==> flow/design.v (excerpt) <==
module clk_ctrl
(
	input				wire				clk_i					,
	input				wire				rstn_i				,	
	input				wire	[15:0]	freq						,
	output			reg				dds1_o					,
	output			reg				dds_o						
);
Size in the first run: roughly 7800 cells after synthesis, about 66 flip-flops, roughly 20 I/O pins, about 51000 um2 of cells after synthesis.
==> flow/config.mk <==
export PLATFORM = sky130hd
export DESIGN_NAME = clk_ctrl
export DESIGN_NICKNAME = clk_ctrl
export VERILOG_FILES = /design/flow/design.v
export SDC_FILE = /design/flow/constraint.sdc
export NUM_CORES = 4
export LEC_CHECK = 0
export ABC_AREA = 1
export CAP_MARGIN = 20
export CORE_ASPECT_RATIO = 1.22
export CORE_MARGIN = 2
export CORE_UTILIZATION = 71
export CTS_CLUSTER_DIAMETER = 352
export CTS_CLUSTER_SIZE = 100
export PLACE_DENSITY = 0.4
export SLEW_MARGIN = 20
==> flow/constraint.sdc <==
create_clock -name core_clock -period 38.1 [get_ports {clk_i}]
set_input_delay 7.6200 -clock core_clock [delete_from_list [all_inputs] [get_ports {clk_i}]]
set_output_delay 7.6200 -clock core_clock [all_outputs]
set_load 0.01 [all_outputs]
run.sh (not shown) runs the stock make flow with config.mk's settings and CLKGATE_MAP_FILE=.
The first run died in 3_5_place_dp, error DPL-0033.
Next try:
Settings changed: ABC_AREA 1 to default, CORE_ASPECT_RATIO 1.22 to default, CORE_UTILIZATION 71 to 40, CTS_CLUSTER_DIAMETER 352 to default, CTS_CLUSTER_SIZE 100 to default, PLACE_DENSITY 0.4 to default.
Clock period 38.1 ns to 68.6 ns, I/O delays scaled along.
The changed run finished clean.
Synthesized cell count decreases by about 9%.
Synthesized area increases by about 9%.
Die area increases by about 90%.
Next try:
Settings changed: CORE_UTILIZATION 40 to 68.
Clock period 68.6 ns to 57.4 ns, I/O delays scaled along.
Effect: With this change the flow completed and failed the layout checks on setup timing. Routed wire length goes up by 33%. Synthesized area stays the same. Final cell count goes up by 4.4%.

---

clk_ctrl again, from the RTL that the note above started with.
Design clk_ctrl, start of the top module:
module clk_ctrl
(
	input				wire				clk_i					,
	input				wire				rstn_i				,	
	input				wire	[15:0]	freq						,
	output			reg				dds1_o					,
	output			reg				dds_o						
);
Settings: LEC_CHECK=0, ABC_AREA=1, CAP_MARGIN=35, CELL_PAD_IN_SITES_GLOBAL_PLACEMENT=2, CORE_ASPECT_RATIO=1.94, CORE_MARGIN=8, CORE_UTILIZATION=40, CTS_CLUSTER_DIAMETER=217, CTS_CLUSTER_SIZE=99, GPL_ROUTABILITY_DRIVEN=0, GPL_TIMING_DRIVEN=1, PLACE_DENSITY_LB_ADDON=0.24, SLEW_MARGIN=10, TNS_END_PERCENT=85; clock period 109.0 ns.
The starting point ran to the end with no violations.
Next try:
ABC_AREA = unset   (was 1)
CAP_MARGIN = 20   (was 35)
CELL_PAD_IN_SITES_GLOBAL_PLACEMENT = unset   (was 2)
CORE_ASPECT_RATIO = unset   (was 1.94)
CORE_MARGIN = 2   (was 8)
CTS_CLUSTER_DIAMETER = unset   (was 217)
CTS_CLUSTER_SIZE = unset   (was 99)
GPL_ROUTABILITY_DRIVEN = unset   (was 0)
GPL_TIMING_DRIVEN = unset   (was 1)
PLACE_DENSITY_LB_ADDON = unset   (was 0.24)
SLEW_MARGIN = 20   (was 10)
TNS_END_PERCENT = unset   (was 85)
clock period = 70.0 ns   (was 109.0 ns; I/O delays follow)
Outcome: First-iteration DRC count climbs to 2.7 times its value. Synthesized cell count drops by 9.5%. Register-to-register slack loses 40 ns. Synthesized area climbs by 8.5%. Final area climbs by 13%. Utilization climbs by 1.7 points. Setup slack loses 28 ns.
Next try:
CTS_CLUSTER_DIAMETER = 393   (was unset)
CTS_CLUSTER_SIZE = 98   (was unset)
GPL_TIMING_DRIVEN = 0   (was unset)
Cell area climbs by 5.3%.
Global-route usage went up by 0.26 points.
Setup slack got worse by 0.66 ns.
Next try:
CTS_CLUSTER_DIAMETER = 325   (was 393)
GPL_TIMING_DRIVEN = unset   (was 0)
TNS_END_PERCENT = 15   (was unset)
Outcome: Via count is lower by about 0.6%; die size does not change; global-route usage is lower by 0.26 points; worst hold slack got worse by 0.081 ns.
